==> branch nickel: inputs <==
==> flow/design.v <==
module mux2 #(parameter n = 16) (Out, InA, InB, Select);
	input 	[n-1:0]	InA, InB;
	input			Select;
	output 	[n-1:0]	Out;
	assign Out = Select ? InB : InA;
endmodule
module add(Out, InA, InB);
	input 		[4:0] InA, InB;
	output reg	[4:0] Out;
	always @(*) begin
		Out = InA + InB;
	end
endmodule
module SignExtend(Out, In);
	input 	[4:0] 	In;
	output 	[15:0] 	Out;
	assign Out = In[4] ? {11'b11111111111, In}:{11'b00000000000, In};
endmodule
module ALU (Out, Zero, InA, InB, ALU_opcode);
	input signed		[15:0]	InA, InB;
	input				[2:0]	ALU_opcode;
	output reg signed	[15:0]	Out;
	output reg					Zero;
	always @(*) begin
		case (ALU_opcode)
			3'd0:	Out = InA + InB;
			3'd1:	Out = InA - InB;
			3'd2:	Out = InA & InB;
			3'd3:	Out = InA | InB;
			3'd4:	Out = InA ^ InB;
			3'd5:	Out = InA >> InB[2:0];
			3'd6:	Out = InA >>> InB[2:0];
			3'd7:	Out = InA << InB[2:0];
		endcase
		Zero = (Out == 16'd0) ? 1'b1 : 1'b0;
	end
endmodule
module PC(PC, In, RST, CLK);
	input		[4:0] 	In;
	input 				CLK, RST;
	output reg	[4:0] 	PC;
	always @(posedge CLK) begin
		if (RST)
			PC <= 5'd0;
		else
			PC <= In;
	end
endmodule
module RegFile(	ReadData1, 
				ReadData2,
				REG0,
				REG1,
				REG2,
				REG3,
				REG4,
				REG5,
				REG6,
				REG7,
				WriteData, 
				ReadWriteEn, 
				WriteAddress, 
				ReadAddress1, 
				ReadAddress2, 
				RST,
				CLK);
	input 			ReadWriteEn, RST, CLK;	
	input	[2:0] 	WriteAddress, ReadAddress1, ReadAddress2;
	input	[15:0] 	WriteData;
	output 	[15:0] 	ReadData1, ReadData2;
	output	[15:0] 	REG0, REG1, REG2, REG3, REG4, REG5, REG6, REG7;
	reg 	[15:0] array_reg [7:0];
	reg 	[15:0] reg1, reg2;
	integer i;
	always @(posedge CLK) begin
		if (RST) begin
			for (i=0; i<8; i=i+1)
				array_reg[i] <= 16'd0;
		end
		else if(ReadWriteEn) begin
			if (WriteAddress != 3'd0)
				array_reg[WriteAddress] <= WriteData;	
		end
	end
	always @(*) begin 
			reg1 = array_reg[ReadAddress1];
			reg2 = array_reg[ReadAddress2];
	end	
	assign REG0 = array_reg[0];
	assign REG1 = array_reg[1];
	assign REG2 = array_reg[2];
	assign REG3 = array_reg[3];
	assign REG4 = array_reg[4];
	assign REG5 = array_reg[5];
	assign REG6 = array_reg[6];
	assign REG7 = array_reg[7];
	assign ReadData1 = reg1;
	assign ReadData2 = reg2;
endmodule
module DMEM(ReadData, Address, WriteData, WriteEn, RST, CLK);
	input 				CLK, RST, WriteEn;
	input 		[15:0] 	Address, WriteData;
	output 	 	[15:0] 	ReadData;
	reg [15:0] array_reg [15:0];
	integer i;
	always @ (posedge CLK)begin
		if (RST) begin
			for (i=0; i<16; i=i+1)
				array_reg[i] <= 16'd0;
		end
		else if (WriteEn)
			array_reg[Address[3:0]] <= WriteData;
	end
	assign ReadData = array_reg[Address[3:0]];
endmodule
module Control(PCSrc, RegSrc, RegWrEn, ALUSrc, ALUopcode, DmemWrEn, WrSrc, INST, z);
	input				z;
	input		[4:0] 	INST;
	output reg	[2:0] 	ALUopcode;
	output reg 			PCSrc, RegSrc, RegWrEn, ALUSrc, DmemWrEn, WrSrc;
	always @(*) begin
		PCSrc = 1'b0;
		RegSrc = 1'b0;
		RegWrEn = 1'b0;
		ALUSrc = 1'b0;
		DmemWrEn = 1'b0;
		WrSrc = 1'b1;
		ALUopcode = 3'd0;
		if(INST[4] == 1'b0) begin		 
			PCSrc = 1'b0;
			RegSrc = 1'b1;
			RegWrEn = 1'b1;
			ALUSrc = 1'b0; 				
			DmemWrEn = 1'b0;
			WrSrc = 1'b1;
			if(INST[3:0] == 4'b0010) ALUopcode = 3'd0; 	 
			if(INST[3:0] == 4'b0011) ALUopcode = 3'd1;	 
			if(INST[3:0] == 4'b0100) ALUopcode = 3'd2;	 
			if(INST[3:0] == 4'b0101) ALUopcode = 3'd3;	 
			if(INST[3:0] == 4'b0110) ALUopcode = 3'd4;	 
			if(INST[3:0] == 4'b1000) ALUopcode = 3'd5; 	 
			if(INST[3:0] == 4'b1001) ALUopcode = 3'd6;	 
			if(INST[3:0] == 4'b1010) ALUopcode = 3'd7;	 
		end
		else if(INST[4] == 1'd1) begin
			if(INST[3] == 1'b0) begin 			 
				PCSrc = 1'b0;
				RegSrc = 1'b1;
				RegWrEn = 1'b1;
				ALUSrc = 1'b1;
				DmemWrEn = 1'b0;
				WrSrc = 1'b1;
				if(INST[2:0] == 3'b010) ALUopcode = 3'd0; 	 
				if(INST[2:0] == 3'b100) ALUopcode = 3'd2;	 
				if(INST[2:0] == 3'b101) ALUopcode = 3'd3;	 
				if(INST[2:0] == 3'b110) ALUopcode = 3'd4;	 
			end
			else if (INST[3] == 1'b1) begin
				if (INST[3:0] == 4'b1100) begin     
					PCSrc = 1'b0;
					RegSrc = 1'b0;
					RegWrEn = 1'b1;
					ALUSrc = 1'b1;
					DmemWrEn = 1'b0;
					WrSrc = 1'b0;
					ALUopcode = 3'd0; 	 
				end
				else if (INST[3:0] == 4'b1101) begin     
					PCSrc = 1'b0;
					RegSrc = 1'b0;
					RegWrEn = 1'b0;
					ALUSrc = 1'b1;
					DmemWrEn = 1'b1;
					WrSrc = 1'b0;
					ALUopcode = 3'd0; 	 
				end
				else if (INST[3:0] == 4'b1110) begin     
					RegSrc = 1'b0;
					RegWrEn = 1'b0;
					ALUSrc = 1'b0;
					DmemWrEn = 1'b0;
					WrSrc = 1'b1;
					ALUopcode = 3'd1; 	 
					if(z == 1'b1)
						PCSrc = 1'b1;
					else	
						PCSrc = 1'b0;
				end
				else if (INST[3:0] == 4'b1111) begin     
					RegSrc = 1'b0;
					RegWrEn = 1'b0;
					ALUSrc = 1'b0;
					DmemWrEn = 1'b0;
					WrSrc = 1'b1;
					ALUopcode = 3'd1; 	 
					if(z == 1'b1)
						PCSrc = 1'b0;
					else	
						PCSrc = 1'b1;
				end
			end
		end
	end
endmodule
module Datapath (CLK, RST, INSTR, PCSrc, RegSrc, RegWrEn, ALUSrc, ALUopcode, DmemWrEn, WrSrc, INST, Zero, PC,
				REG0, REG1, REG2, REG3, REG4, REG5, REG6, REG7, ALU_result, outDMEM, ALU_A, ALU_B
				);
	input			CLK, RST, PCSrc, RegSrc, RegWrEn, ALUSrc, DmemWrEn, WrSrc;
	input 	[2:0]	ALUopcode;
	input	[15:0]	INSTR;
	output	[5:0]	PC;
	output 	[15:0]	REG0, REG1, REG2, REG3, REG4, REG5, REG6, REG7;
	output	[15:0]	ALU_result, outDMEM;
	output	[4:0]	INST;
	output			Zero;
	output	[15:0]	ALU_A, ALU_B;
	wire	[15:0]	instruction;
	wire 	[4:0]	PCout;
	wire	[4:0]	pc0, pc1, muxPC;
	wire	[2:0]	muxRegFile;
	wire	[15:0]	A, B;
	wire	[15:0]	kq_signExtend, muxALU;
	wire	[15:0]	outALU;
	wire	[15:0]	muxDataWr;
	mux2 #(.n(5)) inst0(.Select(PCSrc), .InA(pc0), .InB(pc1), .Out(muxPC));
	PC inst1(.CLK(CLK), .RST(RST), .In(muxPC), .PC(PCout));
	add inst2(.InA(5'd1), .InB(PCout), .Out(pc0));
	assign instruction = INSTR;	 
	add inst4(.InA(instruction[4:0]), .InB(PCout), .Out(pc1));
	assign PC = PCout << 1;
	assign INST = instruction[15:11];
	mux2 #(.n(3)) inst5(.Select(RegSrc), .InA(instruction[10:8]), .InB(instruction[4:2]), .Out(muxRegFile));
	RegFile inst6 (	.ReadData1(A), 
					.ReadData2(B),
					.REG0(REG0),
					.REG1(REG1),
					.REG2(REG2),
					.REG3(REG3),
					.REG4(REG4),
					.REG5(REG5),
					.REG6(REG6),
					.REG7(REG7),
					.WriteData(muxDataWr), 
					.ReadWriteEn(RegWrEn), 
					.WriteAddress(instruction[10:8]), 
					.ReadAddress1(instruction[7:5]), 
					.ReadAddress2(muxRegFile), 
					.RST(RST),
					.CLK(CLK));
	SignExtend inst7(.In(instruction[4:0]), .Out(kq_signExtend));
	mux2 #(.n(16)) inst8(.Select(ALUSrc), .InA(B), .InB(kq_signExtend), .Out(muxALU));
	ALU inst9(.InA(A), .InB(muxALU), .ALU_opcode(ALUopcode), .Out(outALU), .Zero(Zero));
	DMEM inst10(.ReadData(outDMEM), .Address(outALU), .WriteData(B), .WriteEn(DmemWrEn), .RST(RST), .CLK(CLK));
	mux2 #(.n(16)) inst11(.Select(WrSrc), .InA(outDMEM), .InB(outALU), .Out(muxDataWr));
	assign ALU_result = outALU;
	assign ALU_A = A;
	assign ALU_B = muxALU;
endmodule
module Lab4(CLK, RST, INSTR, PC, REG0, REG1, REG2, REG3, REG4, REG5, REG6, REG7, 
		inst_opcode, ALUopcode, ALU_result, Zero, outDMEM, ALU_A, ALU_B);
	input	CLK, RST;
	input		[15:0]	INSTR;
	output 		[5:0]	PC;
	output 		[15:0]	REG0, REG1, REG2, REG3, REG4, REG5, REG6, REG7;
	output 		[4:0]	inst_opcode;
	output 		[2:0]	ALUopcode;
	output 		[15:0]	ALU_result, outDMEM, ALU_A, ALU_B;
	output				Zero;
	wire 				PCSrc, RegSrc, RegWrEn, ALUSrc, DmemWrEn, WrSrc;
	Control c(.PCSrc(PCSrc), .RegSrc(RegSrc), 
			.RegWrEn(RegWrEn), .ALUSrc(ALUSrc), 
			.ALUopcode(ALUopcode), 
			.DmemWrEn(DmemWrEn), .WrSrc(WrSrc), 
			.INST(inst_opcode), .z(Zero));
	Datapath d(	.CLK(CLK), .RST(RST), .INSTR(INSTR), .PCSrc(PCSrc), .RegSrc(RegSrc), 
				.RegWrEn(RegWrEn), .ALUSrc(ALUSrc), 
				.ALUopcode(ALUopcode), .DmemWrEn(DmemWrEn), 
				.WrSrc(WrSrc), .INST(inst_opcode), .Zero(Zero), .PC(PC),
				.REG0(REG0), .REG1(REG1), .REG2(REG2), .REG3(REG3), 
				.REG4(REG4), .REG5(REG5), .REG6(REG6), .REG7(REG7), .ALU_result(ALU_result),
				.outDMEM(outDMEM), .ALU_A(ALU_A), .ALU_B(ALU_B)
				);
endmodule
==> flow/run.sh <==
#!/bin/bash
# the make line also repeats each setting of config.mk as NAME=value (left out here)
make -C /OpenROAD-flow-scripts/flow DESIGN_CONFIG=/design/flow/config.mk WORK_HOME=/design/flow/orfs CLKGATE_MAP_FILE= finish
==> flow/config.mk <==
export PLATFORM = sky130hd
export DESIGN_NAME = Lab4
export DESIGN_NICKNAME = Lab4
export VERILOG_FILES = /design/flow/design.v
export SDC_FILE = /design/flow/constraint.sdc
export NUM_CORES = 4
export LEC_CHECK = 0
export CAP_MARGIN = 15
export CELL_PAD_IN_SITES_GLOBAL_PLACEMENT = 2
export CORE_MARGIN = 2
export CORE_UTILIZATION = 40
export GPL_TIMING_DRIVEN = 0
export MAX_ROUTING_LAYER = met5
export PLACE_DENSITY = 0.84
export SETUP_SLACK_MARGIN = 0.03
export SLEW_MARGIN = 0
==> flow/constraint.sdc <==
create_clock -name core_clock -period 11.3 [get_ports {CLK}]
set_input_delay 2.2600 -clock core_clock [delete_from_list [all_inputs] [get_ports {CLK}]]
set_output_delay 2.2600 -clock core_clock [all_outputs]
set_load 0.01 [all_outputs]
==> branch umber (differences from branch nickel) <==
- CAP_MARGIN: 15 -> 20
- CELL_PAD_IN_SITES_GLOBAL_PLACEMENT: 2 -> default
- CORE_UTILIZATION: 40 -> 51
- GPL_TIMING_DRIVEN: 0 -> default
- MAX_ROUTING_LAYER: met5 -> default
- PLACE_DENSITY: 0.84 -> 0.6
- SETUP_SLACK_MARGIN: 0.03 -> default
- SLEW_MARGIN: 0 -> 20
==> flow/constraint.sdc (replaced) <==
create_clock -name core_clock -period 7.03 [get_ports {CLK}]
set_input_delay 1.4060 -clock core_clock [delete_from_list [all_inputs] [get_ports {CLK}]]
set_output_delay 1.4060 -clock core_clock [all_outputs]
set_load 0.01 [all_outputs]
==> comparison table <==
                                                                               branch umber             branch nickel
Cell Count, Final, Fillers Out                                                         3542                      3266
Design area                                                                   0.03344 sq mm             0.02808 sq mm
FP Core Util                                                                         51.41%                    40.33%
Required time of the critical path                                                  5620 ps                   9040 ps
GR Util met2                                                                         65.25%                    50.22%
Final wirelength                                                              98260 microns             97990 microns
Number of placement rows                                                                 78                        88
Routed met2 length                                                            45080 microns             44580 microns
Cell with the biggest individual delay on the critical path           sky130_fd_sc_hd__ha_1  sky130_fd_sc_hd__mux2i_1
Outcome                                                                     failed layout checks       finished clean
Violated checks                                                                setup timing                         -
Portion of the layout cell area used by non-clock buffers                            22.92%                    11.37%
Number of diodes added for antenna fixing                                                 0                         1
Clk latency of the worst-skew pair                                                   600 ps                    590 ps
Logic inverters                                                                          54                        53
Count of buffers not belonging to the clock network in the layout                       837                       397
End point of the most critical hold path                           d.inst1.PC[0]$_SDFF_PP0_  d.inst1.PC[1]$_SDFF_PP0_
Number of cells upsized or downsized after cts                                          306                        43
Die Y                                                                         217.2 microns             244.7 microns
Worst stage delay on the critical path                                               290 ps                    980 ps
TNS Setup                                                                          -6962 ps                      0 ps

* * *

==> inputs of job 9486 <==
RTL: the design.v shown in full above, as it stands there.
Settings: LEC_CHECK=0, CAP_MARGIN=20, CORE_MARGIN=2, CORE_UTILIZATION=68, CTS_CLUSTER_DIAMETER=362, CTS_CLUSTER_SIZE=41, MAX_ROUTING_LAYER=met4, PLACE_DENSITY=0.67, SETUP_SLACK_MARGIN=-0.35, SLEW_MARGIN=20, TNS_END_PERCENT=40; clock period 6.47 ns.
run.sh (not shown) runs the stock make flow with config.mk's settings and CLKGATE_MAP_FILE=.
==> job 6254: changes against job 9486 <==
- CORE_UTILIZATION: 68 -> 55
- CTS_CLUSTER_DIAMETER: 362 -> unset
- CTS_CLUSTER_SIZE: 41 -> unset
- MAX_ROUTING_LAYER: met4 -> unset
- PLACE_DENSITY: 0.67 -> unset
- SETUP_SLACK_MARGIN: -0.35 -> -0.43
- TNS_END_PERCENT: 40 -> 5
==> summary of the runs <==
Job 6254 finished but fails on setup timing. Job 9486 ended with an error in global routing (5_1_grt).
Die area: job 9486 is lower than job 6254 (19%).
In synthesized cell count, job 6254 and job 9486 do not differ.
In area after synthesis, job 9486 and job 6254 do not differ.
==> figures <==
|  | job 9486 | job 6254 |
|---|---|---|
| Number of setup buffers added after CTS | 81 | 7 |
| Routability congestion estimate | 1.11 | 1.06 |
| Core Footprint | 33,500 sq um | 41,800 sq um |
| Full die area | 35,600 sq um | 43,800 sq um |
| Status | stopped before the end | complete, but fails checks |
| Failing step | global routing (5_1_grt) | - |
| Violated checks | - | setup timing |
| Cell Area, Placed | 29,600 sq um | 29,600 sq um |
| Vertical die size | 189 microns | 209 microns |
| Pre-CTS WS | -2210 ps | -1870 ps |
| Initial Utilization | 69.1% | 55.5% |
| Post-placement cell count | 3,206 | 3,306 |

* * *

==> inputs of branch indigo <==
RTL: the design.v shown in full above, as it stands there.
export LEC_CHECK = 0
export CAP_MARGIN = 20
export CELL_PAD_IN_SITES_GLOBAL_PLACEMENT = 2
export CORE_MARGIN = 2
export CORE_UTILIZATION = 37
export PLACE_DENSITY = 0.82
export SLEW_MARGIN = 5
export TNS_END_PERCENT = 60
create_clock -name core_clock -period 9.21 [get_ports {CLK}]
==> inputs of branch violet, as changes to branch indigo <==
==> flow/config.mk (replaced) <==
export PLATFORM = sky130hd
export DESIGN_NAME = Lab4
export DESIGN_NICKNAME = Lab4
export VERILOG_FILES = /design/flow/design.v
export SDC_FILE = /design/flow/constraint.sdc
export NUM_CORES = 4
export LEC_CHECK = 0
export ABC_AREA = 1
export CAP_MARGIN = 20
export CORE_ASPECT_RATIO = 1.2
export CORE_MARGIN = 2
export CORE_UTILIZATION = 72
export CTS_CLUSTER_DIAMETER = 372
export CTS_CLUSTER_SIZE = 98
export PLACE_DENSITY = 0.38
export SLEW_MARGIN = 20
export TNS_END_PERCENT = 10
==> flow/constraint.sdc (replaced) <==
create_clock -name core_clock -period 5.37 [get_ports {CLK}]
set_input_delay 1.0740 -clock core_clock [delete_from_list [all_inputs] [get_ports {CLK}]]
set_output_delay 1.0740 -clock core_clock [all_outputs]
set_load 0.01 [all_outputs]
==> qor summary <==
metric	branch indigo	branch violet
Share of the synthesized netlist area taken by xor and xnor gates	1.171%	0.7773%
Last weighted congestion value of the routability-driven placer	0.9671	1.135
Worst slack after detailed placement	-364.5 ps	-2360 ps
Standard-cell rows	91	70
Syn Inst Count	2180	2762
Placed cell areas	28070 um^2	28480 um^2
Chip area line of the yosys report	23180 um^2	22530 um^2
Basic Gates by Area	16.42%	31.54%
Cell count listed in synth_stat.txt	2180	2762
Netlist area before placement	23180 um^2	22530 um^2
Fraction of the yosys area taken by sequential cells	50.18%	51.62%
Cell count after placement	3384	3703
Multiplexer share of the synthesized area	12.31%	0%
Core utilization before placement	37.49%	73.51%
Post-synth top area share	49.74%	51.17%
Count of cell types in the netlist	97	50
Run status	complete, no violations	aborted with a tool error
Failing step	-	clock tree synthesis
Width of the chip	254.3 um	165.5 um
Most common cell in the synthesized netlist	sky130_fd_sc_hd__nor2_1	sky130_fd_sc_hd__nand2_1
Floorplan Core Area	61830 um^2	30650 um^2
Chip height	254.3 um	197.8 um
Area fraction in compound gates	12.25%	5.863%
